--- design/flow/design.v ---
module B2BCD_IP #(parameter WIDTH = 4, parameter DIGIT = 2)(
    Binary_code,
    BCD_code
);
input  [WIDTH-1: 0]   Binary_code;
output [4*DIGIT-1: 0]    BCD_code;
wire [4*DIGIT-1: 0] shift_result [2:WIDTH-1];
wire [4*DIGIT-1: 0]   add_result [2:WIDTH-2];
genvar i, j;
generate
    for(i=2; i<WIDTH; i=i+1)begin : loop_shift
        if(i==2)begin
            assign shift_result[i] = {{(4*DIGIT-3){1'b0}}, Binary_code[WIDTH-1 : WIDTH-3]};
        end
        else begin
            assign shift_result[i] = {add_result[i-1][4*DIGIT-2: 0], Binary_code[WIDTH-i-1]};
        end   
    end
    for(i=2; i<WIDTH-1; i=i+1)begin : loop_add1
        for(j=0; j<DIGIT; j=j+1)begin
            assign add_result[i][4*j+3:4*j] = (shift_result[i][4*j+3:4*j] > 4)? shift_result[i][4*j+3:4*j] + 3 : shift_result[i][4*j+3:4*j]; 
        end      
    end
endgenerate
assign BCD_code = shift_result[WIDTH-1];
endmodule
module UT_TOP (
    clk, 
    rst_n, 
    in_valid, 
    in_time,
    out_valid, 
    out_display, 
    out_day
);
input        clk, rst_n, in_valid;
input [30:0] in_time;
output reg       out_valid;
output reg [3:0] out_display;
output reg [2:0] out_day;
reg  [3:0]  current_state, next_state;
parameter IDLE       = 4'd0  ;
parameter INPUT      = 4'd1  ;
parameter CAL_16YEAR = 4'd2  ;
parameter CAL_4YEAR  = 4'd3  ;
parameter CAL_YEAR   = 4'd4  ;
parameter CAL_MONTH  = 4'd5  ;
parameter CAL_DAY    = 4'd6  ;
parameter CAL_4HOUR  = 4'd7  ;
parameter CAL_HOUR   = 4'd8  ;
parameter CAL_15MIN  = 4'd9  ;
parameter CAL_MIN    = 4'd10 ;
parameter CAL_SEC    = 4'd11 ;
parameter OUT        = 4'd12 ;
parameter time_16years      = 31'd504921600;   
parameter time_4years       = 31'd126230400;   
parameter time_common_years = 31'd31536000;    
parameter time_leap_years   = 31'd31622400;    
parameter time_odd_month    = 31'd2678400;     
parameter time_even_month   = 31'd2592000;     
parameter time_leap_month   = 31'd2505600;     
parameter time_com_month    = 31'd2419200;     
parameter time_day          = 31'd86400;       
parameter time_4hour        = 31'd14400;       
parameter time_hour         = 31'd3600;        
parameter time_15minute     = 31'd900;         
parameter time_minute       = 31'd60;          
reg [3:0] counter;
reg [30:0] in_time_reg;
reg leap;
reg [10:0] year;
reg [3:0]  month;
reg [4:0]  day;
reg [4:0]  hour;
reg [5:0]  minute;
reg [5:0]  second;
wire [10:0] temp_year;
wire [3:0]  temp_month;
wire [2:0]  week;
reg  [10:0] Binary_code;
wire [15:0] BCD_code;
assign temp_year =  (month < 3)? year-1 : year;
assign temp_month = (month < 3)? month + 12 : month;
assign week = (day + 2*temp_month + 3*(temp_month + 1)/5 + temp_year + temp_year/4 - temp_year/100 + temp_year/400 + 1) % 7;
B2BCD_IP #(11, 4) I_B2BCD_IP ( .Binary_code(Binary_code), .BCD_code(BCD_code) );
always @(*)begin
    case (counter)
        0 : Binary_code = year; 
        1 : Binary_code = year;
        2 : Binary_code = year;
        3 : Binary_code = year;
        4 : Binary_code = {7'b0, month};
        5 : Binary_code = {7'b0, month};
        6 : Binary_code = {6'b0, day};
        7 : Binary_code = {6'b0, day};
        8 : Binary_code = {6'b0, hour};
        9 : Binary_code = {6'b0, hour};
        10: Binary_code = {5'b0, minute};
        11: Binary_code = {5'b0, minute};
        12: Binary_code = {5'b0, second};
        13: Binary_code = {5'b0, second};  
        default: Binary_code = year;
    endcase
end
always @(*) begin
    leap = (year[1:0] == 2'b00)? 1: 0;
end
always @(posedge clk or negedge rst_n) begin
    if(!rst_n)begin
        in_time_reg <= 0;
    end
    else if(in_valid)begin
        in_time_reg <= in_time;
    end
    else if(next_state == CAL_16YEAR)begin
        in_time_reg <= (in_time_reg < time_16years)? in_time_reg : in_time_reg - time_16years;
    end
    else if(next_state == CAL_4YEAR)begin
        in_time_reg <= (in_time_reg < time_4years)? in_time_reg : in_time_reg - time_4years;
    end
    else if(next_state == CAL_YEAR)begin
        if(leap)
            in_time_reg <= (in_time_reg < time_leap_years)? in_time_reg : in_time_reg - time_leap_years;
        else
            in_time_reg <= (in_time_reg < time_common_years)? in_time_reg : in_time_reg - time_common_years;
    end
    else if(next_state == CAL_MONTH)begin
        if(month == 2 && leap) 
            in_time_reg <= (in_time_reg < time_leap_month)? in_time_reg: in_time_reg - time_leap_month;
        else if(month == 2 && !leap) 
            in_time_reg <= (in_time_reg < time_com_month)? in_time_reg: in_time_reg - time_com_month;
        else if(month == 1 || month == 3 || month == 5  || month == 7 || month == 8 || month == 10 || month == 12) 
            in_time_reg <= (in_time_reg < time_odd_month)? in_time_reg: in_time_reg - time_odd_month;
        else 
            in_time_reg <= (in_time_reg < time_even_month)? in_time_reg: in_time_reg - time_even_month;
    end
    else if(next_state == CAL_DAY)begin
        in_time_reg <= (in_time_reg < time_day)? in_time_reg: in_time_reg - time_day;
    end
    else if(next_state == CAL_4HOUR)begin
        in_time_reg <= (in_time_reg < time_4hour)? in_time_reg: in_time_reg - time_4hour;
    end
    else if(next_state == CAL_HOUR)begin
        in_time_reg <= (in_time_reg < time_hour)? in_time_reg: in_time_reg - time_hour;
    end
    else if(next_state == CAL_15MIN)begin
        in_time_reg <= (in_time_reg < time_15minute)? in_time_reg: in_time_reg - time_15minute;
    end
    else if(next_state == CAL_MIN)begin
        in_time_reg <= (in_time_reg < time_minute)? in_time_reg: in_time_reg - time_minute;
    end
end
always @(posedge clk or negedge rst_n) begin
    if(!rst_n)begin
        year <= 'd1970;
    end
    else if(next_state == CAL_16YEAR)begin
        year <= (in_time_reg < time_16years)? year: year + 'd16;
    end
    else if(next_state == CAL_4YEAR)begin
        year <= (in_time_reg < time_4years)? year: year + 'd4;
    end
    else if(next_state == CAL_YEAR)begin
        if(leap)
            year <= (in_time_reg < time_leap_years)? year: year + 'd1;
        else
            year <= (in_time_reg < time_common_years)? year: year + 'd1;
    end
    else if(next_state == IDLE)begin
        year <= 'd1970;
    end
end
always @(posedge clk or negedge rst_n) begin
    if(!rst_n)begin
        month <= 'd1;
    end
    else if(next_state == CAL_MONTH)begin
        if(month == 2 && leap) 
            month <= (in_time_reg < time_leap_month)? month: month + 'd1;
        else if(month == 2 && !leap) 
            month <= (in_time_reg < time_com_month)? month: month + 'd1;
        else if(month == 1 || month == 3 || month == 5  || month == 7 || month == 8 || month == 10 || month == 12)
            month <= (in_time_reg < time_odd_month)? month: month + 'd1;
        else 
            month <= (in_time_reg < time_even_month)? month: month + 'd1;
    end
    else if(next_state == IDLE)begin
        month <= 'd1;
    end
end
always @(posedge clk or negedge rst_n) begin
    if(!rst_n)begin
        day <= 'd1;
    end
    else if(next_state == CAL_DAY)begin
        day <= (in_time_reg < time_day)? day : day + 'd1;
    end
    else if(next_state == IDLE)begin
        day <= 'd1;
    end
end
always @(posedge clk or negedge rst_n) begin
    if(!rst_n)begin
        hour <= 'd0;
    end
    else if(next_state == CAL_4HOUR)begin
        hour <= (in_time_reg < time_4hour)? hour : hour + 'd4;
    end
    else if(next_state == CAL_HOUR)begin
        hour <= (in_time_reg < time_hour)? hour : hour + 'd1;
    end
    else if(next_state == IDLE)begin
        hour <= 'd0;
    end
end
always @(posedge clk or negedge rst_n) begin
    if(!rst_n)begin
        minute <= 'd0;
    end
    else if(next_state == CAL_15MIN)begin
        minute <= (in_time_reg < time_15minute)? minute : minute + 'd15;
    end
    else if(next_state == CAL_MIN)begin
        minute <= (in_time_reg < time_minute)? minute : minute + 'd1;
    end
    else if(next_state == IDLE)begin
        minute <= 'd0;
    end
end
always @(*)begin
    second = in_time_reg[5:0];
end
always @(posedge clk or negedge rst_n) begin
    if(!rst_n)begin
        counter <= 'd0;
    end
    else if(next_state == OUT)begin
        counter <= counter + 1;
    end
    else if(next_state == IDLE)begin
        counter <= 'd0;
    end
end
always@(posedge clk or negedge rst_n)begin
    if(!rst_n)begin
        current_state <= IDLE;
    end
    else begin
        current_state <= next_state;
    end
end
always@(*)begin
    if(!rst_n)
        next_state = IDLE ;
    else begin
        case(current_state)
        IDLE:
            next_state = (!in_valid)? IDLE : INPUT;
        INPUT:
            next_state = CAL_16YEAR;
        CAL_16YEAR:
            next_state = (in_time_reg < time_16years)? CAL_4YEAR : CAL_16YEAR;
        CAL_4YEAR:
            next_state = (in_time_reg < time_4years)? CAL_YEAR : CAL_4YEAR;
        CAL_YEAR:begin
            if(leap) 
                next_state = (in_time_reg < time_leap_years)? CAL_MONTH : CAL_YEAR;
            else 
                next_state = (in_time_reg < time_common_years)? CAL_MONTH : CAL_YEAR;
        end
        CAL_MONTH:begin
            if(month == 2 && leap) 
                next_state = (in_time_reg < time_leap_month)? CAL_DAY : CAL_MONTH;
            else if(month == 2 && !leap) 
                next_state = (in_time_reg < time_com_month)? CAL_DAY : CAL_MONTH;
            else if(month == 1 || month == 3 || month == 5  || month == 7 || month == 8 || month == 10 || month == 12) 
                next_state = (in_time_reg < time_odd_month)? CAL_DAY : CAL_MONTH;
            else 
                next_state = (in_time_reg < time_even_month)? CAL_DAY : CAL_MONTH;
        end 
        CAL_DAY:
            next_state = (in_time_reg < time_day)? CAL_4HOUR : CAL_DAY;  
        CAL_4HOUR:
            next_state = (in_time_reg < time_4hour)? CAL_HOUR : CAL_4HOUR;
        CAL_HOUR:
            next_state = (in_time_reg < time_hour)? CAL_15MIN : CAL_HOUR;
        CAL_15MIN:
            next_state = (in_time_reg < time_15minute)? CAL_MIN : CAL_15MIN;
        CAL_MIN:
            next_state = (in_time_reg < time_minute)? OUT : CAL_MIN;
        OUT:
            next_state = (counter == 14)? IDLE : OUT;
        default :
            next_state = IDLE ;
        endcase
    end
end
always @(posedge clk or negedge rst_n) begin
    if (!rst_n) out_valid <= 'd0;
    else if(next_state == OUT) out_valid <= 'd1;
	else out_valid <= 'd0; 
end
always @(posedge clk or negedge rst_n) begin
	if (!rst_n) out_display <= 'd0;
    else if(next_state == OUT)begin
        case (counter)
            0 : out_display <= BCD_code[15:12];
            1 : out_display <= BCD_code[11:8];
            2 : out_display <= BCD_code[7:4];
            3 : out_display <= BCD_code[3:0];
            4 : out_display <= BCD_code[7:4];
            5 : out_display <= BCD_code[3:0];
            6 : out_display <= BCD_code[7:4];
            7 : out_display <= BCD_code[3:0];
            8 : out_display <= BCD_code[7:4];
            9 : out_display <= BCD_code[3:0];
            10: out_display <= BCD_code[7:4];
            11: out_display <= BCD_code[3:0];
            12: out_display <= BCD_code[7:4];
            13: out_display <= BCD_code[3:0];
        endcase
    end 
	else out_display <= 'd0;
end
always @(posedge clk or negedge rst_n) begin
	if (!rst_n) out_day <= 'd0;
    else if(next_state == OUT) out_day <= week;
	else out_day <= 'd0;
end
endmodule
--- design/flow/run.sh ---
#!/bin/bash
# the make line also repeats each setting of config.mk as NAME=value (left out here)
make -C /OpenROAD-flow-scripts/flow DESIGN_CONFIG=/design/flow/config.mk WORK_HOME=/design/flow/orfs CLKGATE_MAP_FILE= finish
--- design/flow/config.mk ---
export PLATFORM = sky130hd
export DESIGN_NAME = UT_TOP
export DESIGN_NICKNAME = UT_TOP
export VERILOG_FILES = /design/flow/design.v
export SDC_FILE = /design/flow/constraint.sdc
export NUM_CORES = 4
export LEC_CHECK = 0
export ABC_AREA = 0
export CAP_MARGIN = 20
export CELL_PAD_IN_SITES_DETAIL_PLACEMENT = 0
export CORE_ASPECT_RATIO = 1.8
export CORE_MARGIN = 7
export CORE_UTILIZATION = 17
export CTS_CLUSTER_SIZE = 25
export GPL_ROUTABILITY_DRIVEN = 0
export HOLD_SLACK_MARGIN = 0.27
export MIN_ROUTING_LAYER = met2
export PLACE_DENSITY_LB_ADDON = 0.05
export SLEW_MARGIN = 10
--- design/flow/constraint.sdc ---
create_clock -name core_clock -period 19.0 [get_ports {clk}]
set_input_delay 3.8000 -clock core_clock [delete_from_list [all_inputs] [get_ports {clk}]]
set_output_delay 3.8000 -clock core_clock [all_outputs]
set_load 0.01 [all_outputs]
==> results of run 1 <==
[stage by stage]
stage	cell area (um2)	utilization	hold slack, ps
2_1_floorplan	15400	-	451
3_3_place_gp	17300	0.192	486
3_5_place_dp	17400	0.192	491
4_1_cts	17700	0.196	501
5_1_grt	17900	0.198	547
6_report	17900	0.198	498
[routing by layer]
layer  GRT usage  part of all wire
met1           -                 0
met2       0.352              0.58
met3       0.272              0.33
met4      0.0410             0.082
met5      0.0107                 0
[final cells by class]
cell class,instances,area (um2),share of cell area
well taps,1200,1500,0.0840
multi-input cells,1839,12400,0.696
clock buffers,10,229,0.0128
clock inverters,6,70.1,0.00392
flip-flops and latches,86,2170,0.121
repair buffers,118,976,0.0546
diodes,1,2.50,0.000140
inverters,130,492,0.0275
[repair_timing]
| action | CTS | global route |
|---|---|---|
| pin swaps | 0 | 2 |
| resized | 2 | 29 |
| setup buffers | 0 | 8 |
| setup endpoints to repair | 2 | 3 |
==> flow_summary.json, run 1 <==
{
  "adder_share": 0.140,
  "ff_type": "dfrtp_1",
  "ys_sh_mux": 0.0355,
  "start_kind": "register",
  "ctsHoldBuffers": 0,
  "drt_iter0_drc": 4560,
  "drv_cap": 0,
  "root_buffer": "clkbuf_16",
  "hpwl_mm": 62.2,
  "worst_pin_slew_ps": 1010,
  "design.core.area_mm2": 0.0902,
  "die_w_um": 239,
  "crit_path_end_kind": "register",
  "fin_nets": 2371,
  "crit_end": "out_day[0]$_DFF_PN0_",
  "via_count": 23700,
  "reg2reg_depth": 73,
  "synth_cell_types": 111,
  "ys_area_mm2": 0.0154,
  "die_h_um": 418,
  "cts_tree": "built",
  "syn-cell-area_mm2": 0.0154,
  "relSlewSlack": 0.319,
  "clock-sinks": 86,
  "drt-total-wl_mm": 83.5,
  "dieArea_mm2": 0.0998,
  "hp-start": "minute[5]$_DFFE_PN0P_",
  "path_class": "register to register",
  "status": "no timing/DRC/antenna violations",
  "fin_tns_setup_ps": 0,
  "openroad.warnings": 80,
  "worstPathMaxFanout": 14,
  "ys_top_logic_family": "AND-OR/OR-AND gates",
  "grt_max_degree": 48,
  "r2r-end": "out_day[0]$_DFF_PN0_",
  "common_cells": "245 x nand2_1, 202 x nor2_1, 175 x a21oi_1",
  "port_buffers": 41,
  "layout_min_cycle_time_ps": 17610,
  "yosysSeqAreaShare": 0.140,
  "setup_viol": 0,
  "pre_cts_ws_ps": -84.8,
  "io_pins": 42,
  "synth-edff-count": 0,
  "dp_cells": 3365,
  "async_reset_ff_frac": 1.00,
  "avgRoutedWirePerCell_um": 24.6,
  "fin_ws_ps": 1390,
  "cp_top_family": "AND-OR/OR-AND gates",
  "syn_area_per_cell_um2": 7.08,
  "synth-xor-area-share": 0.0621,
  "ys_ff": 86,
  "hp-class": "register to register",
  "ant_nets": 0,
  "clock_skew_ps": 19.0,
  "ys_warn_count": 2,
  "numCtsBuffers": 9,
  "yosys_cells": 2182,
  "grt_pass1_vias": 25800,
  "yosys.area.top_type": "dfrtp_1",
  "slowest_delay_ps": 630,
  "grt_pass1_wl_mm": 121,
  "yosys.area.top_type_share": 0.123,
  "overflow": 0,
  "firstDrtPassIters": 8,
  "antenna_found_initial": 0,
  "worst-path-buf-inv": 11,
  "syn_inst": 2182,
  "holdPathStages": 1,
  "rows": 148,
  "drc": 0,
  "crit_required_ps": 19290,
  "r2r-start": "month[2]$_DFFE_PN0P_",
  "hold_violations": 0,
  "top_cells_by_area": "dfrtp_1 12%, ha_1 11%, nand2_1 6.0%",
  "fp-utilization": 0.171,
  "fill_cells": 10300,
  "critPathLaunch": "month[2]$_DFFE_PN0P_",
  "flow.area_growth_from_synthesis_pct": 15.7,
  "slowest_stage": "or4_1",
  "simple_gate_share": 0.236,
  "cts_max_level": 3,
  "top_cell": "nand2_1",
  "crit_arrival_ps": 17900,
  "slew_violations": 0,
  "grt_util_all_layers": 0.247,
  "viasPerCell": 6.99,
  "min_to": "minute[5]$_DFFE_PN0P_",
  "fmax_mhz": 56.8,
  "insertion_delay_ps": 420,
  "rrSetupSlack_ps": 1390,
  "compound_area_frac": 0.320,
  "fin_crit_sh": 0.927,
  "clkTransAtPathRegs_ps": 90,
  "synthesis.nets": 2369,
  "crit_cells": 73,
  "clockBufferDepth": 2,
  "layoutNonFillerInstCount": 3390
}
==> run 2, diff against run 1 <==
Settings changed: CAP_MARGIN 20 to 15, CORE_MARGIN 7 to 2.
Clock period 19.0 ns to 12.9 ns, I/O delays scaled along.
==> run 2 against run 1 <==
- now fails the layout checks on setup timing
- first-iteration DRC count rose by 9.7%
- hold slack improved by 3.6 ps
- fmax rose by 22%
- non-clock buffer count rose by 273
- setup slack got worse by 2900 ps
- critical path type unchanged
- wire length grew 1.7%
- flip-flop count stayed put
- largest cell class unchanged
- clock skew decreased by 2.2 ps
- global-route usage grew 2.5 points
==> flow_summary.json, run 2 <==
{
  "rrSetupSlack_ps": -1560,
  "rsz0062_at_grt": "yes",
  "place_area_mm2": 0.0196,
  "ctsHoldBuffers": 0,
  "firstDrtPassIters": 9,
  "insertion_delay_ps": 440,
  "fin_nets": 2644,
  "openroad.warnings": 83,
  "common_cells": "245 x nand2_1, 202 x nor2_1, 175 x a21oi_1",
  "status": "failed layout checks",
  "check-failures": "setup timing",
  "synth_cell_types": 111,
  "fmax_mhz": 69.2,
  "fp-utilization": 0.171,
  "worst_path_most_repeated_cell": "ha_4",
  "grt_max_degree": 51,
  "hpwl_mm": 63.9,
  "viasPerCell": 6.85,
  "yosys_cells": 2182,
  "path_class": "register to register",
  "cts_tree": "built",
  "design.core.area_mm2": 0.0902,
  "layout_min_cycle_time_ps": 14460,
  "syn_area_per_cell_um2": 7.08,
  "flow.area_growth_from_synthesis_pct": 34.6,
  "holdPathStages": 1,
  "crit_cells": 73,
  "relSlewSlack": 0.221,
  "ys_ff": 86,
  "top_cells_by_area": "dfrtp_1 12%, ha_1 11%, nand2_1 6.0%",
  "clock-sinks": 86,
  "min_to": "minute[5]$_DFFE_PN0P_",
  "ys_area_mm2": 0.0154,
  "ys_warn_count": 2,
  "drt-total-wl_mm": 84.9,
  "port_buffers": 41,
  "io_pins": 42,
  "fin_crit_sh": 1.12,
  "worst-path-buf-inv": 11,
  "grt_util_all_layers": 0.272,
  "drv_cap": 0,
  "ff_type": "dfrtp_1",
  "drc": 0,
  "worst_pin_slew_ps": 1160,
  "r2r-end": "out_day[1]$_DFF_PN0_",
  "critPathLaunch": "month[0]$_DFFE_PN1P_",
  "crit_required_ps": 13210,
  "worstPathMaxFanout": 5,
  "avgRoutedWirePerCell_um": 23.2,
  "simple_gate_share": 0.236,
  "syn_inst": 2182,
  "cp_top_family": "AND-OR/OR-AND gates",
  "drt_iter0_drc": 5003,
  "fin_area_mm2": 0.0208,
  "synth-xor-area-share": 0.0621,
  "hp-start": "minute[5]$_DFFE_PN0P_",
  "hold_violations": 0,
  "yosysSeqAreaShare": 0.140,
  "top_cell": "nand2_1",
  "synth-edff-count": 0,
  "clock_skew_ps": 16.8,
  "clkTransAtPathRegs_ps": 90,
  "setup_viol": 3,
  "root_buffer": "clkbuf_16",
  "layoutNonFillerInstCount": 3666,
  "ys_top_logic_family": "AND-OR/OR-AND gates",
  "slew_violations": 0,
  "die_h_um": 408,
  "rows": 148,
  "crit_arrival_ps": 14770,
  "syn-cell-area_mm2": 0.0154,
  "ys_sh_mux": 0.0355,
  "adder_share": 0.140,
  "dieArea_mm2": 0.0934,
  "die_w_um": 229,
  "crit_end": "out_day[1]$_DFF_PN0_",
  "synthesis.nets": 2369,
  "clockBufferDepth": 2,
  "compound_area_frac": 0.320,
  "yosys.area.top_type": "dfrtp_1",
  "ant_nets": 0,
  "pre_cts_ws_ps": -1930,
  "reg2reg_depth": 73,
  "hp-class": "register to register",
  "via_count": 25100,
  "numCtsBuffers": 9,
  "async_reset_ff_frac": 1.00,
  "fin_ws_ps": -1560,
  "start_kind": "register",
  "cts_max_level": 3,
  "antenna_found_initial": 1,
  "crit_path_end_kind": "register",
  "yosys.area.top_type_share": 0.123,
  "overflow": 0,
  "grt_pass1_vias": 27300,
  "grt_pass1_wl_mm": 124,
  "dp_cells": 3604,
  "slowest_delay_ps": 560,
  "r2r-start": "month[0]$_DFFE_PN1P_",
  "slowest_stage": "dfstp_2"
}
[run 2: cell type report]
cell class / instances / area [um2]
flip-flops and latches: 86 / 2170
inverters: 130 / 493
repair buffers: 391 / 3110
well taps: 1200 / 1500
fillers: 10100 / 69400
clock inverters: 7 / 72.6
multi-input cells: 1839 / 13200
diodes: 4 / 10.0
clock buffers: 9 / 225
[run 2: through the flow]
step                      hold slack [ps]   util  setup TNS, ps
after floorplan                       451      -          -3620
after global placement                483  0.217          -5100
after detailed placement              492  0.217          -5600
after CTS                             504  0.226          -4280
after global routing                  533  0.230          -6860
final                                 502  0.230          -4560
[run 2: what timing repair did]
item | in CTS | in global routing
endpoints found under the hold margin | 0 | 0
resized | 63 | 56
setup endpoints to repair | 3 | 3
pin swaps | 43 | 50
buffers inserted | 28 | 14
[run 2: per-layer routing]
layer / GRT usage / vias to the layer above / routed length (um)
met1: - / 8675 / 0
met5: 0.0229 / - / 149
met4: 0.0557 / 8 / 8060
met2: 0.384 / 7161 / 49000
met3: 0.291 / 753 / 27700
li1: - / 8513 / -
==> run 3, diff against run 2 <==
Settings changed: CAP_MARGIN 15 to 20, CELL_PAD_IN_SITES_DETAIL_PLACEMENT 0 to 1, CORE_ASPECT_RATIO 1.8 to 1.45, CORE_MARGIN 2 to 7, SLEW_MARGIN 10 to 20.
Clock period 12.9 ns to 19.0 ns, I/O delays scaled along.
==> run 3 against run 2 <==
- the run now finishes clean
- first-iteration DRC count fell by 29%
- via count fell by 5.7%
- highest routed layer unchanged
- design area fell by 15%
- synthesized cell count did not move
- wire length fell by 3.6%
- non-clock buffer count fell by 292
- register-to-register slack improved by 2800 ps
- fmax fell by 18%
==> flow_summary.json, run 3 <==
{
  "status": "no timing/DRC/antenna violations",
  "slowest_delay_ps": 650,
  "insertion_delay_ps": 420,
  "drc": 0,
  "rows": 132,
  "async_reset_ff_frac": 1.00,
  "start_kind": "register",
  "r2r-end": "out_day[0]$_DFF_PN0_",
  "antenna_found_initial": 0,
  "top_cell": "nand2_1",
  "io_pins": 42,
  "port_buffers": 41,
  "yosys.area.top_type_share": 0.123,
  "hpwl_mm": 60.4,
  "cts_max_level": 3,
  "root_buffer": "clkbuf_16",
  "crit_arrival_ps": 18010,
  "min_to": "minute[5]$_DFFE_PN0P_",
  "grt_max_degree": 48,
  "syn-cell-area_mm2": 0.0154,
  "fmax_mhz": 56.4,
  "cp_top_family": "AND-OR/OR-AND gates",
  "clock_skew_ps": 39.5,
  "clockBufferDepth": 2,
  "syn_area_per_cell_um2": 7.08,
  "ys_top_logic_family": "AND-OR/OR-AND gates",
  "ant_nets": 0,
  "syn_inst": 2182,
  "top_cells_by_area": "dfrtp_1 12%, ha_1 11%, nand2_1 6.0%",
  "yosys.area.top_type": "dfrtp_1",
  "worstPathMaxFanout": 14,
  "clock-sinks": 86,
  "crit_path_end_kind": "register",
  "common_cells": "245 x nand2_1, 202 x nor2_1, 175 x a21oi_1",
  "fin_nets": 2353,
  "design.core.area_mm2": 0.0897,
  "ff_type": "dfrtp_1",
  "worst_pin_slew_ps": 1170,
  "ctsHoldBuffers": 0,
  "drt-total-wl_mm": 81.9,
  "fill_cells": 10800,
  "viasPerCell": 7.01,
  "fin_crit_sh": 0.933,
  "yosys_cells": 2182,
  "grt_pass1_wl_mm": 120,
  "synthesis.nets": 2369,
  "holdPathStages": 1,
  "layout_min_cycle_time_ps": 17720,
  "dieArea_mm2": 0.0996,
  "slew_violations": 0,
  "reg2reg_depth": 72,
  "hp-class": "register to register",
  "slowest_stage": "or4_1",
  "crit_cells": 72,
  "path_class": "register to register",
  "rrSetupSlack_ps": 1280,
  "synth-xor-area-share": 0.0621,
  "fin_ws_ps": 1280,
  "flow.area_growth_from_synthesis_pct": 14.4,
  "adder_share": 0.140,
  "firstDrtPassIters": 6,
  "setup_viol": 0,
  "finish.utilization": 0.197,
  "critPathLaunch": "month[2]$_DFFE_PN0P_",
  "openroad.warnings": 80,
  "ys_area_mm2": 0.0154,
  "avgRoutedWirePerCell_um": 24.2,
  "grt_pass1_vias": 26600,
  "via_count": 23700,
  "compound_area_frac": 0.320,
  "synth_cell_types": 111,
  "clkTransAtPathRegs_ps": 110,
  "ys_sh_mux": 0.0355,
  "drt_iter0_drc": 3534,
  "hold_violations": 0,
  "relSlewSlack": 0.210,
  "pre_cts_ws_ps": 578,
  "fp-utilization": 0.172,
  "cts_tree": "built",
  "overflow": 0,
  "crit_end": "out_day[0]$_DFF_PN0_",
  "simple_gate_share": 0.236,
  "crit_required_ps": 19290,
  "ys_ff": 86,
  "die_w_um": 264,
  "drv_cap": 0,
  "worst-path-buf-inv": 10,
  "yosysSeqAreaShare": 0.140,
  "grt_util_all_layers": 0.240,
  "numCtsBuffers": 9,
  "r2r-start": "month[2]$_DFFE_PN0P_",
  "die_h_um": 377,
  "hp-start": "minute[5]$_DFFE_PN0P_",
  "synth-edff-count": 0,
  "ys_warn_count": 2
}
==> run 3: final cells by class <==
| class | count | area [um2] | area share |
|---|---|---|---|
| inverters | 130 | 492 | 0.0278 |
| diodes | 2 | 5.00 | 0.000283 |
| repair buffers | 99 | 838 | 0.0474 |
| multi-input cells | 1840 | 12400 | 0.701 |
| flip-flops and latches | 86 | 2170 | 0.123 |
| clock buffers | 10 | 229 | 0.0130 |
| clock inverters | 6 | 43.8 | 0.00248 |
| well taps | 1206 | 1510 | 0.0854 |
==> run 3: repair_timing <==
item	4_1_cts	5_1_grt
setup endpoints to repair	0	3
resized	0	18
buffers inserted	0	1
==> run 3: per-stage QoR <==
stage                     setup TNS, ps  hold WS (ps)  instance area, um2  cells
after CTS                             0           505               17500   3375
after floorplan                       0           451               15400   2182
after detailed placement              0           487               17300   3359
final                                 0           515               17700   3379
after global routing              -85.1           517               17700   3377
after global placement                0           475               17300   3359
==> run 3: per-layer routing <==
metal / routed length (um) / up-vias / part of all wire / GRT usage
met4: 5450 / 12 / 0.067 / 0.0409
met5: 248 / - / 0.0030 / 0.0444
met2: 46600 / 7100 / 0.57 / 0.326
met1: 0 / 8091 / 0 / -
li1: - / 7930 / - / -
met3: 29600 / 544 / 0.36 / 0.280
==> run 4, diff against run 3 <==
Settings changed: ABC_AREA 0 to not set, CAP_MARGIN 20 to 0, CELL_PAD_IN_SITES_DETAIL_PLACEMENT 1 to not set, CORE_ASPECT_RATIO 1.45 to not set, CORE_MARGIN 7 to 2, CORE_UTILIZATION 17 to 72, CTS_CLUSTER_DIAMETER set to 338, CTS_CLUSTER_SIZE 25 to 61, GPL_ROUTABILITY_DRIVEN 0 to not set, HOLD_SLACK_MARGIN 0.27 to not set, MIN_ROUTING_LAYER met2 to not set, PLACE_DENSITY_LB_ADDON 0.05 to 0.0, SETUP_SLACK_MARGIN set to -0.73, TNS_END_PERCENT set to 5.
Clock period 19.0 ns to 7.54 ns, I/O delays scaled along.
==> run 4 against run 3 <==
- the run now fails in global routing
- die area down 77%
- synthesized cell count unchanged
- synthesized area did not move
==> flow_summary.json, run 4 <==
{
  "status": "aborted with a tool error",
  "haltStage": "global routing",
  "error_line": "[ERROR GRT-0116] Global routing finished with congestion. Check the congestion regions in the DRC Viewer.",
  "io_pins": 42,
  "top_cell": "nand2_1",
  "syn_area_per_cell_um2": 7.08,
  "synthesis.nets": 2369,
  "fp-utilization": 0.735,
  "synth-xor-area-share": 0.0621,
  "die_h_um": 150,
  "yosys.area.top_type_share": 0.123,
  "ys_top_logic_family": "AND-OR/OR-AND gates",
  "hpwl_mm": 44.7,
  "yosys.area.top_type": "dfrtp_1",
  "ctsHoldBuffers": 0,
  "ys_area_mm2": 0.0154,
  "compound_area_frac": 0.320,
  "rows": 53,
  "cts_max_level": 3,
  "ys_ff": 86,
  "yosys_cells": 2182,
  "syn-cell-area_mm2": 0.0154,
  "ys_sh_mux": 0.0355,
  "overflow": 3,
  "yosysSeqAreaShare": 0.140,
  "clockBufferDepth": 2,
  "root_buffer": "clkbuf_16",
  "top_cells_by_area": "dfrtp_1 12%, ha_1 11%, nand2_1 6.0%",
  "die_w_um": 150,
  "ys_warn_count": 2,
  "clock-sinks": 86,
  "grt_util_all_layers": 0.730,
  "async_reset_ff_frac": 1.00,
  "synth-edff-count": 0,
  "synth_cell_types": 111,
  "common_cells": "245 x nand2_1, 202 x nor2_1, 175 x a21oi_1",
  "syn_inst": 2182,
  "design.core.area_mm2": 0.0210,
  "ff_type": "dfrtp_1",
  "simple_gate_share": 0.236,
  "numCtsBuffers": 9,
  "dieArea_mm2": 0.0226,
  "adder_share": 0.140,
  "port_buffers": 41,
  "place_congestion": 1.15
}
-- run 4: timing repair --
item	in CTS
endpoints found under the setup margin	7
resized	53
buffers inserted	31
pin swaps	59
cloned	0
-- run 4: routing by layer --
layer | overflow | global-route usage
met4 | 1 | 0.683
met3 | 0 | 0.614
met2 | 1 | 0.903
met1 | 1 | 0.712
met5 | 0 | 0.302
-- run 4: metrics by stage --
stage                     setup slack [ps]  area (um2)  instances  setup TNS [ps]
after CTS                            -6790       19400       2764          -22670
after detailed placement             -7170       18700       2718          -23880
after global placement               -6170       18700       2718          -18360
after floorplan                      -6630       15800       2182          -20030
==> run 5, diff against run 4 <==
Settings changed: CAP_MARGIN 0 to 20, CTS_CLUSTER_DIAMETER 338 to not set, CTS_CLUSTER_SIZE 61 to 29, MIN_ROUTING_LAYER set to met1, PLACE_DENSITY_LB_ADDON 0.0 to 0.05, TNS_END_PERCENT 5 to not set.
Clock period 7.54 ns to 13.2 ns, I/O delays scaled along.
==> run 5 against run 4 <==
- the layout now fails its checks (setup timing)
- synthesized cell count unchanged
- die area unchanged
- synthesized area unchanged
==> flow_summary.json, run 5 <==
{
  "clockBufferDepth": 2,
  "synth-edff-count": 0,
  "cp_top_family": "AND-OR/OR-AND gates",
  "fin_nets": 2531,
  "drt_iter0_drc": 3366,
  "slowest_stage": "fa_2",
  "slew_violations": 0,
  "synthesis.nets": 2369,
  "pre_cts_ws_ps": -1380,
  "via_count": 19300,
  "top_cell": "nand2_1",
  "grt_pass1_wl_mm": 89.3,
  "syn_inst": 2182,
  "die_h_um": 150,
  "gr-max-usage-layer": "met2",
  "status": "failed layout checks",
  "insertion_delay_ps": 370,
  "overflow": 0,
  "root_buffer": "clkbuf_16",
  "rrSetupSlack_ps": -1870,
  "yosys.area.top_type": "dfrtp_1",
  "rsz0062_at_grt": "yes",
  "start_kind": "register",
  "place_congestion": 1.05,
  "common_cells": "245 x nand2_1, 202 x nor2_1, 175 x a21oi_1",
  "syn_area_per_cell_um2": 7.08,
  "yosys.area.top_type_share": 0.123,
  "rows": 53,
  "check-failures": "setup timing",
  "worst-path-buf-inv": 11,
  "synth-xor-area-share": 0.0621,
  "cts_max_level": 3,
  "slowest_delay_ps": 590,
  "r2r-end": "out_day[1]$_DFF_PN0_",
  "ys_ff": 86,
  "crit_path_end_kind": "register",
  "worst_pin_slew_ps": 1010,
  "crit_end": "out_day[1]$_DFF_PN0_",
  "ys_top_logic_family": "AND-OR/OR-AND gates",
  "design.core.area_mm2": 0.0210,
  "firstDrtPassIters": 17,
  "layoutNonFillerInstCount": 2624,
  "use_met2": 0.783,
  "fin_ws_ps": -1870,
  "worstPathMaxFanout": 9,
  "fp-utilization": 0.735,
  "min_to": "current_state[7]$_DFF_PN0_",
  "holdPathStages": 2,
  "yosys_cells": 2182,
  "grt_util_all_layers": 0.486,
  "ys_sh_mux": 0.0355,
  "relSlewSlack": 0.322,
  "ant_nets": 0,
  "hold_violations": 0,
  "crit_required_ps": 13450,
  "top_cells_by_area": "dfrtp_1 12%, ha_1 11%, nand2_1 6.0%",
  "ys_warn_count": 2,
  "fmax_mhz": 66.3,
  "openroad.warnings": 84,
  "cts_tree": "built",
  "hp-start": "current_state[0]$_DFF_PN1_",
  "ys_area_mm2": 0.0154,
  "clock_skew_ps": 14.4,
  "crit_arrival_ps": 15330,
  "port_buffers": 41,
  "hpwl_mm": 40.1,
  "yosysSeqAreaShare": 0.140,
  "critPathLaunch": "month[3]$_DFFE_PN0P_",
  "compound_area_frac": 0.320,
  "path_class": "register to register",
  "adder_share": 0.140,
  "grt.met3_usage": 0.146,
  "grt_max_degree": 53,
  "io_pins": 42,
  "dieArea_mm2": 0.0226,
  "dp_cells": 2601,
  "drc": 0,
  "worst_path_most_repeated_cell": "buf_4",
  "numCtsBuffers": 9,
  "viasPerCell": 7.35,
  "simple_gate_share": 0.236,
  "crit_cells": 70,
  "drt-total-wl_mm": 56.6,
  "clock-sinks": 86,
  "synth_cell_types": 111,
  "ff_type": "dfrtp_1",
  "syn-cell-area_mm2": 0.0154,
  "hold_ws_ps": 546,
  "antenna_found_initial": 0,
  "die_w_um": 150,
  "drv_cap": 0,
  "fin_crit_sh": 1.14,
  "setup_viol": 3,
  "r2r-start": "month[3]$_DFFE_PN0P_",
  "clkTransAtPathRegs_ps": 70,
  "met1_usage": 0.559,
  "grt_pass1_vias": 18400,
  "async_reset_ff_frac": 1.00,
  "flow.area_growth_from_synthesis_pct": 18.9,
  "avgRoutedWirePerCell_um": 21.6,
  "hp-class": "register to register",
  "layout_min_cycle_time_ps": 15070,
  "antenna_cells": 0,
  "reg2reg_depth": 70
}
==> run 5: metal layers <==
| metal | wire length (um) | part of all wire |
|---|---|---|
| met1 | 19200 | 0.34 |
| met5 | 58 | 0.0010 |
| met4 | 5080 | 0.090 |
| met2 | 25100 | 0.44 |
| met3 | 7140 | 0.13 |
==> run 5: final cells by class <==
type,instances,area (um2)
sequential,86,2170
multi-input combinational,1839,12800
timing repair buffer,278,2230
clock buffer,12,246
clock inverter,4,55.1
inverter,130,493
tap,275,344
fill,1127,2670
==> run 5: repair_timing <==
item	CTS	global route
pin swaps	27	11
gates resized	22	23
endpoints found under the setup margin	3	3
buffers inserted	8	2
hold buffers	0	0
==> run 5: per-stage QoR <==
stage | area [um2] | setup TNS, ps | utilization
floorplan | 15800 | -2720 | -
detailed placement | 17800 | -3980 | 0.847
CTS | 18200 | -2790 | 0.868
finish | 18400 | -5470 | 0.873
global route | 18400 | -7100 | 0.873
global placement | 17800 | -1480 | 0.847
==> run 6, diff against run 5 <==
Settings changed: ABC_AREA set to 1, CTS_CLUSTER_DIAMETER set to 191, CTS_CLUSTER_SIZE 29 to 97, MIN_ROUTING_LAYER met1 to not set, PLACE_DENSITY_LB_ADDON 0.05 to not set, SETUP_SLACK_MARGIN -0.73 to -1.47.
Clock period 13.2 ns to 15.0 ns, I/O delays scaled along.
==> run 6 against run 5 <==
- the layout still fails its checks (setup timing)
- final cell count grew 3.0%
- global-route usage shrank 0.49 points
- die area shrank 3.2%
- critical path depth grew 39
- hold slack lost 50 ps
- flip-flop count is the same
- clock skew grew 2.5 ps
- design area shrank 13%
- critical path type unchanged
- critical endpoint unchanged
- highest routed layer is now met4
==> flow_summary.json, run 6 <==
{
  "r2r-start": "month[0]$_DFFE_PN1P_",
  "path_class": "register to register",
  "yosys.area.top_type_share": 0.127,
  "worst-path-buf-inv": 19,
  "avgRoutedWirePerCell_um": 20.3,
  "cp_top_family": "simple AND/OR/NAND/NOR gates",
  "start_kind": "register",
  "synth-xor-area-share": 0.0580,
  "ys_ff": 86,
  "slowest_delay_ps": 620,
  "simple_gate_share": 0.293,
  "common_cells": "428 x nand2_1, 371 x inv_1, 309 x nor2_1",
  "use_met2": 0.790,
  "critPathLaunch": "month[0]$_DFFE_PN1P_",
  "yosys_cells": 2409,
  "die_w_um": 148,
  "crit_end": "out_day[1]$_DFF_PN0_",
  "numCtsBuffers": 9,
  "openroad.warnings": 82,
  "fmax_mhz": 64.3,
  "cts_tree": "built",
  "worst_pin_slew_ps": 1040,
  "drt_iter0_drc": 2804,
  "via_count": 18200,
  "worst_path_most_repeated_cell": "nand2_1",
  "ant_nets": 0,
  "reg2reg_depth": 109,
  "min_to": "out_display[0]$_DFFE_PN0P_",
  "fin_crit_sh": 1.04,
  "hp-start": "out_display[0]$_DFFE_PN0P_",
  "flow.area_growth_from_synthesis_pct": 7.34,
  "clkTransAtPathRegs_ps": 80,
  "grt_util_all_layers": 0.481,
  "fp-utilization": 0.736,
  "pre_cts_ws_ps": -621,
  "clock-sinks": 86,
  "setup_viol": 3,
  "rows": 52,
  "yosys.area.top_type": "dfrtp_1",
  "insertion_delay_ps": 380,
  "rrSetupSlack_ps": -560,
  "grt_max_degree": 52,
  "adder_share": 0.140,
  "grt_pass1_wl_mm": 84.5,
  "ys_sh_mux": 0.00293,
  "drt-total-wl_mm": 54.8,
  "relSlewSlack": 0.304,
  "ctsHoldBuffers": 0,
  "holdPathStages": 2,
  "antenna_found_initial": 0,
  "worstPathMaxFanout": 9,
  "crit_required_ps": 15290,
  "crit_arrival_ps": 15850,
  "compound_area_frac": 0.243,
  "met1_usage": 0.545,
  "hp-class": "register to register",
  "fill_cells": 1447,
  "drc": 0,
  "synth-edff-count": 0,
  "port_buffers": 41,
  "layout_min_cycle_time_ps": 15560,
  "fin_tns_setup_ps": -1550,
  "yosysSeqAreaShare": 0.145,
  "async_reset_ff_frac": 1.00,
  "io_pins": 42,
  "crit_path_end_kind": "register",
  "drv_cap": 0,
  "dieArea_mm2": 0.0219,
  "hpwl_mm": 39.8,
  "gr-max-usage-layer": "met2",
  "top_cell": "nand2_1",
  "ff_type": "dfrtp_1",
  "root_buffer": "clkbuf_16",
  "antenna_cells": 0,
  "top_cells_by_area": "dfrtp_1 13%, ha_1 11%, nand2_1 11%",
  "grt_pass1_vias": 17400,
  "fin_nets": 2614,
  "fin_ws_ps": -557,
  "slowest_stage": "dfstp_2",
  "status": "failed layout checks",
  "hold_violations": 0,
  "syn_inst": 2409,
  "ys_warn_count": 2,
  "r2r-end": "out_day[1]$_DFF_PN0_",
  "place_congestion": 1.11,
  "clock_skew_ps": 16.9,
  "cts_max_level": 3,
  "ys_top_logic_family": "simple AND/OR/NAND/NOR gates",
  "grt.met3_usage": 0.110,
  "synthesis.nets": 2596,
  "finish.utilization": 0.790,
  "syn-cell-area_mm2": 0.0149,
  "check-failures": "setup timing",
  "clockBufferDepth": 2,
  "slew_violations": 0,
  "overflow": 0,
  "crit_cells": 109,
  "viasPerCell": 6.75,
  "ys_area_mm2": 0.0149,
  "die_h_um": 148,
  "synth_cell_types": 74,
  "design.core.area_mm2": 0.0203,
  "syn_area_per_cell_um2": 6.20,
  "firstDrtPassIters": 12
}
run 6: cell type report:
| type | count | area, um2 | area share |
|---|---|---|---|
| Multi-Input combinational cell | 1855 | 11100 | 0.692 |
| Sequential cell | 86 | 2170 | 0.135 |
| Inverter | 410 | 1540 | 0.0963 |
| Timing Repair Buffer | 65 | 586 | 0.0365 |
| Tap cell | 270 | 338 | 0.0211 |
| Clock buffer | 9 | 225 | 0.0140 |
| Clock inverter | 7 | 73.8 | 0.00460 |
run 6: what timing repair did:
item / in CTS / in global routing
setup endpoints to repair: 0 / 3
buffers inserted: 0 / 1
gates resized: 0 / 23
run 6: per-stage QoR:
stage	hold slack, ps	cell area [um2]	cells
final	496	16000	2702
after global routing	527	16000	2702
after CTS	494	15900	2700
after detailed placement	476	15600	2684
after global placement	467	15600	2684
after floorplan	442	14900	2409
run 6: per-layer routing:
metal  vias to the layer above  wire, um
met5                         -         0
met3                       529      7000
met1                      8165     18600
met2                      1449     23800
li1                       8095         -
met4                         0      5360
==> run 7, diff against run 6 <==
Settings changed: CAP_MARGIN 20 to 0, CORE_ASPECT_RATIO set to 0.93, CTS_CLUSTER_DIAMETER 191 to 129, CTS_CLUSTER_SIZE 97 to 82, MIN_ROUTING_LAYER set to met1, PLACE_DENSITY set to 0.36, SETUP_SLACK_MARGIN -1.47 to 2.55.
Clock period 15.0 ns to 8.99 ns, I/O delays scaled along.
==> run 7 against run 6 <==
- the flow now stops in global routing
- die area about the same
- synthesized area unchanged
- synthesized cell count unchanged
==> flow_summary.json, run 7 <==
{
  "status": "aborted with a tool error",
  "haltStage": "global routing",
  "error_line": "[ERROR GRT-0116] Global routing finished with congestion. Check the congestion regions in the DRC Viewer.",
  "clock-sinks": 86,
  "numCtsBuffers": 9,
  "yosys.area.top_type": "dfrtp_1",
  "synth-xor-area-share": 0.0580,
  "ff_type": "dfrtp_1",
  "ys_sh_mux": 0.00293,
  "rows": 50,
  "grt_util_all_layers": 0.871,
  "synthesis.nets": 2596,
  "yosysSeqAreaShare": 0.145,
  "place_congestion": 1.18,
  "common_cells": "428 x nand2_1, 371 x inv_1, 309 x nor2_1",
  "adder_share": 0.140,
  "fp-utilization": 0.737,
  "syn-cell-area_mm2": 0.0149,
  "dp_cells": 2861,
  "io_pins": 42,
  "synth-edff-count": 0,
  "clockBufferDepth": 2,
  "top_cell": "nand2_1",
  "ys_ff": 86,
  "top_cells_by_area": "dfrtp_1 13%, ha_1 11%, nand2_1 11%",
  "syn_area_per_cell_um2": 6.20,
  "simple_gate_share": 0.293,
  "port_buffers": 41,
  "yosys_cells": 2409,
  "ys_top_logic_family": "simple AND/OR/NAND/NOR gates",
  "synth_cell_types": 74,
  "async_reset_ff_frac": 1.00,
  "cts_max_level": 3,
  "compound_area_frac": 0.243,
  "dieArea_mm2": 0.0219,
  "die_w_um": 153,
  "die_h_um": 143,
  "design.core.area_mm2": 0.0203,
  "ys_warn_count": 2,
  "syn_inst": 2409,
  "root_buffer": "clkbuf_16",
  "ctsHoldBuffers": 0,
  "yosys.area.top_type_share": 0.127,
  "hpwl_mm": 42.0,
  "ys_area_mm2": 0.0149,
  "overflow": 443
}
[run 7: repair_timing]
action	in CTS
pin swaps	101
buffers inserted	106
endpoints found under the setup margin	40
gates resized	153
[run 7: stage by stage]
step / hold slack (ps) / setup slack [ps] / instance area [um2]
4_1_cts: 495 / -4380 / 19100
3_5_place_dp: 484 / -4740 / 17400
3_3_place_gp: 462 / -3760 / 17400
2_1_floorplan: 442 / -4010 / 15300
[run 7: metal layers]
metal | global-route usage | GRT overflow
met1 | 0.818 | 12
met2 | 1.03 | 259
met3 | 0.740 | 17
met4 | 0.960 | 152
met5 | 0.490 | 3
==> run 8, diff against run 7 <==
Settings changed: CAP_MARGIN 0 to 20, CORE_ASPECT_RATIO 0.93 to not set, CORE_UTILIZATION 72 to 62, CTS_CLUSTER_DIAMETER 129 to 191, CTS_CLUSTER_SIZE 82 to 97, MIN_ROUTING_LAYER met1 to not set, PLACE_DENSITY 0.36 to not set, SETUP_SLACK_MARGIN 2.55 to not set, TNS_END_PERCENT set to 10.
Clock period 8.99 ns to 8.24 ns, I/O delays scaled along.
==> run 8 against run 7 <==
- the flow again stops in global routing
- synthesized area unchanged
- synthesized cell count unchanged
- die area increased by 16%
==> flow_summary.json, run 8 <==
{
  "syn_area_per_cell_um2": 6.20,
  "ff_type": "dfrtp_1",
  "dp_cells": 2997,
  "compound_area_frac": 0.243,
  "root_buffer": "clkbuf_16",
  "top_cell": "nand2_1",
  "syn-cell-area_mm2": 0.0149,
  "port_buffers": 41,
  "hpwl_mm": 47.8,
  "io_pins": 42,
  "haltStage": "global routing",
  "numCtsBuffers": 9,
  "yosysSeqAreaShare": 0.145,
  "synth-edff-count": 0,
  "grt_util_all_layers": 0.804,
  "status": "aborted with a tool error",
  "adder_share": 0.140,
  "overflow": 188,
  "ys_warn_count": 2,
  "common_cells": "428 x nand2_1, 371 x inv_1, 309 x nor2_1",
  "error_line": "[ERROR GRT-0232] Routing congestion too high. Check the congestion heatmap in the GUI.",
  "clockBufferDepth": 2,
  "top_cells_by_area": "dfrtp_1 13%, ha_1 11%, nand2_1 11%",
  "design.core.area_mm2": 0.0235,
  "dieArea_mm2": 0.0254,
  "ys_sh_mux": 0.00293,
  "yosys_cells": 2409,
  "ys_top_logic_family": "simple AND/OR/NAND/NOR gates",
  "pre_cts_ws_ps": -5910,
  "rows": 56,
  "simple_gate_share": 0.293,
  "place_congestion": 1.08,
  "ctsHoldBuffers": 0,
  "yosys.area.top_type": "dfrtp_1",
  "yosys.area.top_type_share": 0.127,
  "ys_ff": 86,
  "async_reset_ff_frac": 1.00,
  "die_w_um": 159,
  "clock-sinks": 86,
  "cts_max_level": 3,
  "synth-xor-area-share": 0.0580,
  "syn_inst": 2409,
  "synthesis.nets": 2596,
  "die_h_um": 159,
  "fp-utilization": 0.635,
  "synth_cell_types": 74,
  "place_area_mm2": 0.0179,
  "ys_area_mm2": 0.0149
}
## run 8: layer usage
layer	overflow	GRT usage
met5	1	0.424
met2	101	0.955
met4	74	0.817
met1	3	0.792
met3	9	0.669
## run 8: what timing repair did
action	in CTS
pin swaps	37
endpoints found under the setup margin	7
buffers inserted	19
gates resized	47
## run 8: per-stage QoR
| stage | TNS, ps | hold slack, ps |
|---|---|---|
| 3_5_place_dp | -18790 | 479 |
| 4_1_cts | -17660 | 495 |
| 2_1_floorplan | -14430 | 442 |
| 3_3_place_gp | -13750 | 464 |
==> run 9, diff against run 8 <==
Settings changed: ABC_AREA 1 to not set, CAP_MARGIN 20 to 5, CELL_PAD_IN_SITES_DETAIL_PLACEMENT set to 1, CORE_ASPECT_RATIO set to 0.67, CORE_UTILIZATION 62 to 40, CTS_CLUSTER_DIAMETER 191 to 97, CTS_CLUSTER_SIZE 97 to 94, GPL_ROUTABILITY_DRIVEN set to 1, GPL_TIMING_DRIVEN set to 0, MIN_ROUTING_LAYER set to met2, PLACE_DENSITY set to 0.53, SLEW_MARGIN 20 to 0, TNS_END_PERCENT 10 to 15.
Clock period 8.24 ns to 11.6 ns, I/O delays scaled along.
==> run 9 against run 8 <==
- synthesized cell count is 9.4% lower
- the run again fails in global routing
- die area increased by 59%
- synthesized area up 3.4%
==> flow_summary.json, run 9 <==
{
  "status": "aborted with a tool error",
  "haltStage": "global routing",
  "error_line": "[ERROR GRT-0116] Global routing finished with congestion. Check the congestion regions in the DRC Viewer.",
  "syn_area_per_cell_um2": 7.08,
  "yosys.area.top_type": "dfrtp_1",
  "root_buffer": "clkbuf_16",
  "die_h_um": 165,
  "ys_sh_mux": 0.0355,
  "top_cell": "nand2_1",
  "syn-cell-area_mm2": 0.0154,
  "synth-edff-count": 0,
  "die_w_um": 244,
  "fp-utilization": 0.408,
  "yosysSeqAreaShare": 0.140,
  "simple_gate_share": 0.236,
  "synth_cell_types": 111,
  "yosys.area.top_type_share": 0.123,
  "port_buffers": 41,
  "ys_warn_count": 2,
  "overflow": 259,
  "yosys_cells": 2182,
  "adder_share": 0.140,
  "ys_top_logic_family": "AND-OR/OR-AND gates",
  "io_pins": 42,
  "place_congestion": 1.10,
  "cts_max_level": 3,
  "compound_area_frac": 0.320,
  "dp_cells": 2735,
  "clock-sinks": 86,
  "ys_ff": 86,
  "rows": 58,
  "synth-xor-area-share": 0.0621,
  "grt_util_all_layers": 0.752,
  "synthesis.nets": 2369,
  "clockBufferDepth": 2,
  "top_cells_by_area": "dfrtp_1 12%, ha_1 11%, nand2_1 6.0%",
  "ys_area_mm2": 0.0154,
  "ff_type": "dfrtp_1",
  "common_cells": "245 x nand2_1, 202 x nor2_1, 175 x a21oi_1",
  "design.core.area_mm2": 0.0378,
  "dieArea_mm2": 0.0402,
  "numCtsBuffers": 9,
  "syn_inst": 2182,
  "hpwl_mm": 59.1,
  "async_reset_ff_frac": 1.00,
  "ctsHoldBuffers": 0
}
==> run 9: per-layer routing <==
layer,track usage,GRT overflow
met2,0.791,10
met1,-,-
met5,0.661,28
met4,0.442,9
met3,0.896,212
==> run 9: timing repair <==
| action | in CTS |
|---|---|
| pin swaps | 86 |
| endpoints found under the setup margin | 3 |
| setup buffers | 97 |
| gates resized | 117 |
==> run 9: through the flow <==
stage | TNS, ps | instance area [um2] | setup slack, ps
3_5_place_dp | -17460 | 16900 | -5890
4_1_cts | -9670 | 18500 | -3260
3_3_place_gp | -21280 | 16900 | -5400
2_1_floorplan | -7520 | 15800 | -2570
==> run 10, diff against run 9 <==
Settings changed: CAP_MARGIN 5 to 20, CELL_PAD_IN_SITES_DETAIL_PLACEMENT 1 to not set, CORE_ASPECT_RATIO 0.67 to not set, CTS_CLUSTER_DIAMETER 97 to not set, CTS_CLUSTER_SIZE 94 to not set, GPL_ROUTABILITY_DRIVEN 1 to not set, GPL_TIMING_DRIVEN 0 to not set, MIN_ROUTING_LAYER met2 to not set, PLACE_DENSITY 0.53 to not set, SETUP_SLACK_MARGIN set to 0.92, SLEW_MARGIN 0 to 20, TNS_END_PERCENT 15 to not set.
Clock period 11.6 ns to 14.8 ns, I/O delays scaled along.
==> run 10 against run 9 <==
- the run now finishes clean
- synthesized cell count did not move
- die area barely moved
- synthesized area did not move
==> flow_summary.json, run 10 <==
{
  "status": "no timing/DRC/antenna violations",
  "rrSetupSlack_ps": 330,
  "ys_area_mm2": 0.0154,
  "r2r-start": "month[3]$_DFFE_PN0P_",
  "common_cells": "245 x nand2_1, 202 x nor2_1, 175 x a21oi_1",
  "syn-cell-area_mm2": 0.0154,
  "ff_type": "dfrtp_1",
  "finish.utilization": 0.491,
  "slowest_delay_ps": 540,
  "antenna_cells": 0,
  "clock-sinks": 86,
  "fin_nets": 2481,
  "hpwl_mm": 40.3,
  "crit_cells": 68,
  "adder_share": 0.140,
  "ys_top_logic_family": "AND-OR/OR-AND gates",
  "antenna_found_initial": 0,
  "top_cells_by_area": "dfrtp_1 12%, ha_1 11%, nand2_1 6.0%",
  "hold_ws_ps": 486,
  "path_class": "register to register",
  "min_to": "minute[5]$_DFFE_PN0P_",
  "fin_ws_ps": 327,
  "clkTransAtPathRegs_ps": 70,
  "hp-start": "minute[5]$_DFFE_PN0P_",
  "syn_inst": 2182,
  "numCtsBuffers": 9,
  "grt_max_degree": 66,
  "fin_crit_sh": 0.978,
  "crit_end": "out_day[1]$_DFF_PN0_",
  "drv_cap": 0,
  "fin_area_mm2": 0.0186,
  "die_w_um": 200,
  "port_buffers": 41,
  "slowest_stage": "fa_2",
  "openroad.warnings": 83,
  "yosysSeqAreaShare": 0.140,
  "grt_pass1_vias": 16900,
  "place_congestion": 0.952,
  "synth_cell_types": 111,
  "dieArea_mm2": 0.0402,
  "design.core.area_mm2": 0.0378,
  "ys_ff": 86,
  "clockBufferDepth": 2,
  "cts_max_level": 3,
  "ys_sh_mux": 0.0355,
  "crit_path_end_kind": "register",
  "yosys_cells": 2182,
  "hold_violations": 0,
  "synthesis.nets": 2369,
  "ys_warn_count": 2,
  "worst-path-buf-inv": 13,
  "fp-utilization": 0.408,
  "async_reset_ff_frac": 1.00,
  "yosys.area.top_type": "dfrtp_1",
  "io_pins": 42,
  "relSlewSlack": 0.339,
  "reg2reg_depth": 68,
  "rows": 71,
  "layout_min_cycle_time_ps": 14470,
  "clock_skew_ps": 12.7,
  "cp_top_family": "AND-OR/OR-AND gates",
  "yosys.area.top_type_share": 0.123,
  "place_area_mm2": 0.0169,
  "drc": 0,
  "flow.area_growth_from_synthesis_pct": 20.4,
  "overflow": 0,
  "firstDrtPassIters": 6,
  "crit_required_ps": 15050,
  "viasPerCell": 6.19,
  "holdPathStages": 1,
  "slew_violations": 0,
  "grt_util_all_layers": 0.267,
  "top_cell": "nand2_1",
  "grt_pass1_wl_mm": 89.1,
  "root_buffer": "clkbuf_16",
  "synth-edff-count": 0,
  "worst_pin_slew_ps": 984,
  "ant_nets": 0,
  "r2r-end": "out_day[1]$_DFF_PN0_",
  "fmax_mhz": 69.1,
  "via_count": 17400,
  "worstPathMaxFanout": 8,
  "die_h_um": 200,
  "pre_cts_ws_ps": -415,
  "setup_viol": 0,
  "hp-class": "register to register",
  "compound_area_frac": 0.320,
  "insertion_delay_ps": 370,
  "simple_gate_share": 0.236,
  "drt_iter0_drc": 1652,
  "avgRoutedWirePerCell_um": 19.8,
  "rsz0062_at_grt": "yes",
  "synth-xor-area-share": 0.0621,
  "drt-total-wl_mm": 55.7,
  "start_kind": "register",
  "critPathLaunch": "month[3]$_DFFE_PN0P_",
  "cts_tree": "built",
  "crit_arrival_ps": 14730,
  "syn_area_per_cell_um2": 7.08
}
run 10: repair_timing:
| item | 4_1_cts | 5_1_grt |
|---|---|---|
| hold buffers | 0 | 0 |
| setup buffers | 80 | 25 |
| gates resized | 87 | 25 |
| pin swaps | 72 | 34 |
| setup endpoints to repair | 3 | 3 |
run 10: final cells by class:
class / count / area (um2)
Sequential cell: 86 / 2170
Fill cell: 3810 / 19300
Tap cell: 511 / 639
Multi-Input combinational cell: 1839 / 13100
Clock inverter: 6 / 86.3
Inverter: 130 / 502
Clock buffer: 10 / 229
Timing Repair Buffer: 228 / 1840
run 10: layer usage:
| metal | wire length (um) | vias up | part of all wire | GRT usage |
|---|---|---|---|---|
| met5 | 0 | - | 0 | 0 |
| met4 | 2100 | 0 | 0.038 | 0.101 |
| met3 | 3440 | 160 | 0.062 | 0.0308 |
| met2 | 27000 | 712 | 0.48 | 0.471 |
| met1 | 23200 | 8234 | 0.42 | 0.334 |
| li1 | - | 8283 | - | - |
run 10: per-stage QoR:
stage	std cells	setup TNS (ps)
detailed placement	2689	-1030
global placement	2689	-22.6
floorplan	2182	0
finish	2810	0
CTS	2785	0
global route	2810	-813
==> run 11, diff against run 10 <==
Settings changed: ABC_AREA set to 1, CORE_UTILIZATION 40 to 72, CTS_CLUSTER_SIZE set to 36, HOLD_SLACK_MARGIN set to 0.29, PLACE_DENSITY_LB_ADDON set to 0.03, SETUP_SLACK_MARGIN 0.92 to 3.08.
Clock period 14.8 ns to 10.7 ns, I/O delays scaled along.
==> run 11 against run 10 <==
- the flow now stops in global routing
- die area down 45%
- synthesized cell count up 10%
- synthesized area down 3.2%
==> flow_summary.json, run 11 <==
{
  "status": "aborted with a tool error",
  "haltStage": "global routing",
  "error_line": "[ERROR GRT-0116] Global routing finished with congestion. Check the congestion regions in the DRC Viewer.",
  "yosys_cells": 2409,
  "ctsHoldBuffers": 0,
  "overflow": 114,
  "common_cells": "428 x nand2_1, 371 x inv_1, 309 x nor2_1",
  "pre_cts_ws_ps": -3400,
  "ys_sh_mux": 0.00293,
  "clock-sinks": 86,
  "grt_util_all_layers": 0.750,
  "top_cells_by_area": "dfrtp_1 13%, ha_1 11%, nand2_1 11%",
  "async_reset_ff_frac": 1.00,
  "die_w_um": 148,
  "simple_gate_share": 0.293,
  "ys_ff": 86,
  "fp-utilization": 0.736,
  "io_pins": 42,
  "cts_max_level": 3,
  "synth_cell_types": 74,
  "yosys.area.top_type_share": 0.127,
  "top_cell": "nand2_1",
  "ff_type": "dfrtp_1",
  "clockBufferDepth": 2,
  "ys_area_mm2": 0.0149,
  "hpwl_mm": 41.9,
  "adder_share": 0.140,
  "rows": 52,
  "place_congestion": 1.19,
  "die_h_um": 148,
  "synth-xor-area-share": 0.0580,
  "synth-edff-count": 0,
  "synthesis.nets": 2596,
  "ys_warn_count": 2,
  "syn-cell-area_mm2": 0.0149,
  "compound_area_frac": 0.243,
  "numCtsBuffers": 9,
  "root_buffer": "clkbuf_16",
  "design.core.area_mm2": 0.0203,
  "syn_inst": 2409,
  "syn_area_per_cell_um2": 6.20,
  "yosys.area.top_type": "dfrtp_1",
  "port_buffers": 41,
  "dieArea_mm2": 0.0219,
  "ys_top_logic_family": "simple AND/OR/NAND/NOR gates",
  "yosysSeqAreaShare": 0.145
}
run 11: what timing repair did:
item,in CTS
buffers inserted,68
pin swaps,49
endpoints found under the setup margin,7
resized,99
endpoints found under the hold margin,0
run 11: per-layer routing:
layer | track usage | overflow
met1 | 0.742 | 1
met2 | 0.940 | 63
met3 | 0.586 | 0
met4 | 0.725 | 50
met5 | 0.289 | 0
run 11: per-stage QoR:
stage	instance area (um2)	hold slack, ps	cells
2_1_floorplan	15200	442	2409
3_3_place_gp	17200	468	2866
3_5_place_dp	17200	479	2866
4_1_cts	18500	493	2950
